==> flow/design.v (excerpt) <==
module interpolation (
    input           clk,
    input           RST,
    input           START,
    input   [5:0]   H0,
    input   [5:0]   V0,
    input   [3:0]   SW,
    input   [3:0]   SH,
    output          REN,
    input   [7:0]   R_DATA,
    output  [11:0]  ADDR,
    output  [7:0]   O_DATA,
    output          O_VALID
);
reg [5:0] reg_H0, reg_H0_next;
reg [5:0] reg_V0, reg_V0_next;
reg [3:0] reg_SW, reg_SW_next;
reg [3:0] reg_SH, reg_SH_next;
reg [11:0] reg_ADDR, reg_ADDR_next;
reg        output_valid, output_valid_next;  
reg        done, done_next;  
assign ADDR = reg_ADDR;
assign REN = 1'b0;
assign O_VALID = output_valid;
reg [9:0] width_sum, width_sum_next;
reg [9:0] height_sum, height_sum_next;
wire [5:0] X_lower, X_upper, Y_lower, Y_upper;
reg [5:0] last_y_row, last_y_row_next;  
reg x_divide, y_divide, x_divide_next, y_divide_next;
assign X_lower = width_sum[9:4];
assign X_upper = x_divide_next ? width_sum[9:4] : width_sum[9:4] + 1;
assign Y_lower = height_sum[9:4];
assign Y_upper = y_divide_next ? height_sum[9:4] : height_sum[9:4] + 1;
wire [5:0] next_X_lower, next_X_upper, next_Y_lower, next_Y_upper;
assign next_X_lower = width_sum_next[9:4];
  ...
For scale: ~1400 cells after synthesis, roughly 53 I/O pins, about 0.011 mm2 of cells after synthesis.
export LEC_CHECK = 0
export ABC_AREA = 1
export CAP_MARGIN = 20
export CORE_MARGIN = 2
export CORE_UTILIZATION = 70
export CTS_CLUSTER_DIAMETER = 42
export CTS_CLUSTER_SIZE = 90
export PLACE_DENSITY_LB_ADDON = 0.12
export SETUP_SLACK_MARGIN = 4.37
export SLEW_MARGIN = 20
export TNS_END_PERCENT = 40
create_clock -name core_clock -period 17.8 [get_ports {clk}]
run.sh (not shown) runs the stock make flow with config.mk's settings and CLKGATE_MAP_FILE=.
The first run ran to the end with violations: setup timing.
Change:
CORE_UTILIZATION = 67   (was 70)
CTS_CLUSTER_DIAMETER = unset   (was 42)
CTS_CLUSTER_SIZE = unset   (was 90)
PLACE_DENSITY_LB_ADDON = unset   (was 0.12)
SETUP_SLACK_MARGIN = unset   (was 4.37)
TNS_END_PERCENT = unset   (was 40)
clock period = 33.6 ns   (was 17.8 ns; I/O delays follow)
Effect: Now the flow finished clean. Design area decreases by a few percent. Synthesized area does not change. Routed wire length fell by about a fifth. Die size increases by a few percent. Hold slack stays flat. Core utilization is lower by 9.4 points. Global-route usage falls by 6.3 points. Setup slack improved by 4.2 ns. Sequential cell count does not change. Sequential share of layout area rises by 1.5 points. Non-clock buffer count decreases by 96.
Change:
ABC_AREA = unset   (was 1)
CORE_UTILIZATION = 40   (was 67)
clock period = 42.4 ns   (was 33.6 ns; I/O delays follow)
Outcome:
- The new run went through all stages and came out clean
- final area falls by 1.7%
- clock skew is about the same
- wire length falls by 3.0%
- worst setup slack gains 2.6 ns
- via count falls by 12%
- die size rises by 61%
- total power falls by 24%
- clock power falls by 25%
- synthesized cell count falls by 17%
- register-to-register slack gains 4.2 ns
Change:
clock period = 32.0 ns   (was 42.4 ns; I/O delays follow)
Result:
- The changed run produced a clean layout
- global-route usage stays flat
- combinational power climbs by a quarter to a third
- utilization climbs by 0.42 points
- count of clock-buffer cells in the layout is higher by 2
- area after synthesis does not change
- non-clock buffer count went up by 5
- routed wire length came out higher slightly
- sequential power went up by a quarter to a third
- final area rose slightly
Change:
ABC_AREA = 0   (was unset)
CORE_ASPECT_RATIO = 0.5   (was unset)
CORE_MARGIN = 10   (was 2)
CORE_UTILIZATION = 34   (was 40)
CTS_CLUSTER_DIAMETER = 231   (was unset)
CTS_CLUSTER_SIZE = 99   (was unset)
SETUP_SLACK_MARGIN = 2.88   (was unset)
TNS_END_PERCENT = 5   (was unset)
The changed run completed with no timing, DRC or antenna violations.
Synthesized cell count is unchanged.
Clock-buffer cell count shrinks by 1.
Die size grows by 40%.
Total power barely changes.
Sequential power is about the same.
Hold slack got worse by 0.0046 ns.
Change:
ABC_AREA = unset   (was 0)
CORE_ASPECT_RATIO = unset   (was 0.5)
CORE_MARGIN = 2   (was 10)
CORE_UTILIZATION = 22   (was 34)
CTS_CLUSTER_DIAMETER = unset   (was 231)
CTS_CLUSTER_SIZE = unset   (was 99)
SETUP_SLACK_MARGIN = unset   (was 2.88)
TNS_END_PERCENT = unset   (was 5)
clock period = 31.5 ns   (was 32.0 ns; I/O delays follow)
The changed run produced a clean layout; critical path depth shrinks by 1; global-route usage came out lower by 2.5 points; final cell count grows by 9.9%; combinational power drops by about 6%; via count shrinks by 3.1%; die area rose by about 28%; power falls by about 0.5%; clock-buffer cell count stays the same; cell area fell by 1.4%; synthesized cell count is unchanged.

---

== alpha ==
interpolation again, from the RTL that the note above started with.
==> flow/config.mk <==
export PLATFORM = sky130hd
export DESIGN_NAME = interpolation
export DESIGN_NICKNAME = interpolation
export VERILOG_FILES = /design/flow/design.v
export SDC_FILE = /design/flow/constraint.sdc
export NUM_CORES = 4
export LEC_CHECK = 0
export ABC_AREA = 1
export CAP_MARGIN = 5
export CORE_MARGIN = 2
export CORE_UTILIZATION = 72
export CTS_CLUSTER_DIAMETER = 95
export CTS_CLUSTER_SIZE = 75
export PLACE_DENSITY = 0.36
export SETUP_SLACK_MARGIN = -0.49
export SLEW_MARGIN = 20
==> flow/constraint.sdc <==
create_clock -name core_clock -period 20.0 [get_ports {clk}]
set_input_delay 4.0000 -clock core_clock [delete_from_list [all_inputs] [get_ports {clk}]]
set_output_delay 4.0000 -clock core_clock [all_outputs]
set_load 0.01 [all_outputs]
alpha finished all stages; however, its layout fails the closing checks, the failures being setup timing.
For beta, these inputs were changed with respect to alpha:
==> flow/config.mk <==
export PLATFORM = sky130hd
export DESIGN_NAME = interpolation
export DESIGN_NICKNAME = interpolation
export VERILOG_FILES = /design/flow/design.v
export SDC_FILE = /design/flow/constraint.sdc
export NUM_CORES = 4
export LEC_CHECK = 0
export ABC_AREA = 1
export CAP_MARGIN = 20
export CORE_MARGIN = 2
export CORE_UTILIZATION = 68
export SETUP_SLACK_MARGIN = -0.34
export SLEW_MARGIN = 20
==> flow/constraint.sdc <==
create_clock -name core_clock -period 17.9 [get_ports {clk}]
set_input_delay 3.5800 -clock core_clock [delete_from_list [all_inputs] [get_ports {clk}]]
set_output_delay 3.5800 -clock core_clock [all_outputs]
set_load 0.01 [all_outputs]
Notes after the runs:
[flow] beta | stages: complete | final checks: fail | reason: setup timing
beta vs. alpha: worst clock skew saw a decrease; wire length the detailed router placed on met1 saw a decrease.
beta against alpha: cell area shrank by about 2%; post-synth area from yosys stat held steady.
Input-level comparison between gamma and beta:
-- flow/config.mk --
<<< beta, line 10
export CORE_MARGIN = 2
export CORE_UTILIZATION = 68
export SETUP_SLACK_MARGIN = -0.34
export SLEW_MARGIN = 20
>>> gamma, line 10
export CORE_MARGIN = 2
export CORE_UTILIZATION = 72
export PLACE_DENSITY_LB_ADDON = 0.24
export SLEW_MARGIN = 20
export TNS_END_PERCENT = 35
==> flow/constraint.sdc <==
create_clock -name core_clock -period 15.2 [get_ports {clk}]
set_input_delay 3.0400 -clock core_clock [delete_from_list [all_inputs] [get_ports {clk}]]
set_output_delay 3.0400 -clock core_clock [all_outputs]
set_load 0.01 [all_outputs]
Findings:
Combinational power was lower in beta than in gamma.
Vias: gamma above beta
The final wirelength of gamma is higher than that of beta.
Switching power went up by more than a quarter going from beta to gamma.
Nothing crashed in gamma and all stages finished; the problem is that the final layout failed, the offending checks being setup timing.
The logic gate fraction of the total cell area on gamma is in line with that on beta.
### gamma -> delta
==> flow/config.mk <==
export PLATFORM = sky130hd
export DESIGN_NAME = interpolation
export DESIGN_NICKNAME = interpolation
export VERILOG_FILES = /design/flow/design.v
export SDC_FILE = /design/flow/constraint.sdc
export NUM_CORES = 4
export LEC_CHECK = 0
export CAP_MARGIN = 20
export CORE_MARGIN = 2
export CORE_UTILIZATION = 60
export CTS_CLUSTER_DIAMETER = 306
export CTS_CLUSTER_SIZE = 97
export SLEW_MARGIN = 20
==> flow/constraint.sdc <==
create_clock -name core_clock -period 25.0 [get_ports {clk}]
set_input_delay 5.0000 -clock core_clock [delete_from_list [all_inputs] [get_ports {clk}]]
set_output_delay 5.0000 -clock core_clock [all_outputs]
set_load 0.01 [all_outputs]
--- outcome ---
None of the runs gamma and delta ends with a clean layout.
delta had finished all stages when the layout checks came back failing, citing setup timing.
Cmp delta vs gamma: chip footprint higher in delta
Of gamma and delta, the run reporting the lower sequential power was delta.
Final cell count of delta falls short of that of gamma by more than 10%.
Changes observed in delta relative to gamma: post-placement cell count shows a reduction of 13%; core utilization of the finished layout shows a reduction of 15 points.
gamma → delta: total wire length lost 12 mm, clock-buffer cell count decreased by 1 relative to the old numbers.
[delta] design area fell 2.3% relative to gamma
delta does better than gamma on power after layout.

---

interpolation again, from the RTL that the note above started with.
clock: 17.4 ns
lec_check: 0
abc_area: 1
cap_margin: 20
core_aspect_ratio: 0.5
core_margin: 2
core_utilization: 43
cts_cluster_diameter: 220
cts_cluster_size: 100
max_routing_layer: met4
place_density_lb_addon: 0.06
slew_margin: 15
tns_end_percent: 10
The starting point reached the layout checks and failed them: negative setup slack.
Rerun with:
--- a/flow/config.mk
+++ b/flow/config.mk
@@ -10 +9,0 @@
-export CORE_ASPECT_RATIO = 0.5
@@ -12,4 +11 @@
-export CORE_UTILIZATION = 43
-export CTS_CLUSTER_DIAMETER = 220
-export CTS_CLUSTER_SIZE = 100
-export MAX_ROUTING_LAYER = met4
+export CORE_UTILIZATION = 59
@@ -17,2 +13 @@
-export SLEW_MARGIN = 15
-export TNS_END_PERCENT = 10
+export SLEW_MARGIN = 20
==> flow/constraint.sdc (replaced) <==
create_clock -name core_clock -period 19.1 [get_ports {clk}]
set_input_delay 3.8200 -clock core_clock [delete_from_list [all_inputs] [get_ports {clk}]]
set_output_delay 3.8200 -clock core_clock [all_outputs]
set_load 0.01 [all_outputs]
The new run finished with negative setup slack left.
Power drops by 11%.
Setup slack gains 0.48 ns.
Clock-buffer cell count does not change.
Sequential share of layout area climbs by 0.16 points.
Synthesized area does not change.
Rerun with:
--- a/flow/config.mk
+++ b/flow/config.mk
@@ -11 +11,2 @@
-export CORE_UTILIZATION = 59
+export CORE_UTILIZATION = 68
+export CTS_CLUSTER_SIZE = 96
@@ -13,0 +15 @@
+export TNS_END_PERCENT = 15
The changed run completed and failed the layout checks on negative setup slack.
Hold slack gets better by 0.023 ns.
Setup slack gains 0.042 ns.
Utilization rises by 9.2 points.
Cell count is lower slightly.
Wire length goes up slightly.
Synthesized cell count does not change.
Rerun with:
--- a/flow/config.mk
+++ b/flow/config.mk
@@ -11,3 +11,2 @@
-export CORE_UTILIZATION = 68
-export CTS_CLUSTER_SIZE = 96
-export PLACE_DENSITY_LB_ADDON = 0.06
+export CORE_UTILIZATION = 70
+export SETUP_SLACK_MARGIN = -0.49
@@ -15 +13,0 @@
-export TNS_END_PERCENT = 15
==> flow/constraint.sdc (replaced) <==
create_clock -name core_clock -period 21.1 [get_ports {clk}]
set_input_delay 4.2200 -clock core_clock [delete_from_list [all_inputs] [get_ports {clk}]]
set_output_delay 4.2200 -clock core_clock [all_outputs]
set_load 0.01 [all_outputs]
The changed run reached the layout checks and failed them: negative setup slack. Clock skew is higher by 0.0061 ns. Wire length goes up by 9.9%. Combinational power fell by 4.4%. Die area fell by 2.8%. Count of clock-buffer cells in the layout stays the same.
No activity file was given, so power comes from the tool's default toggle rates.
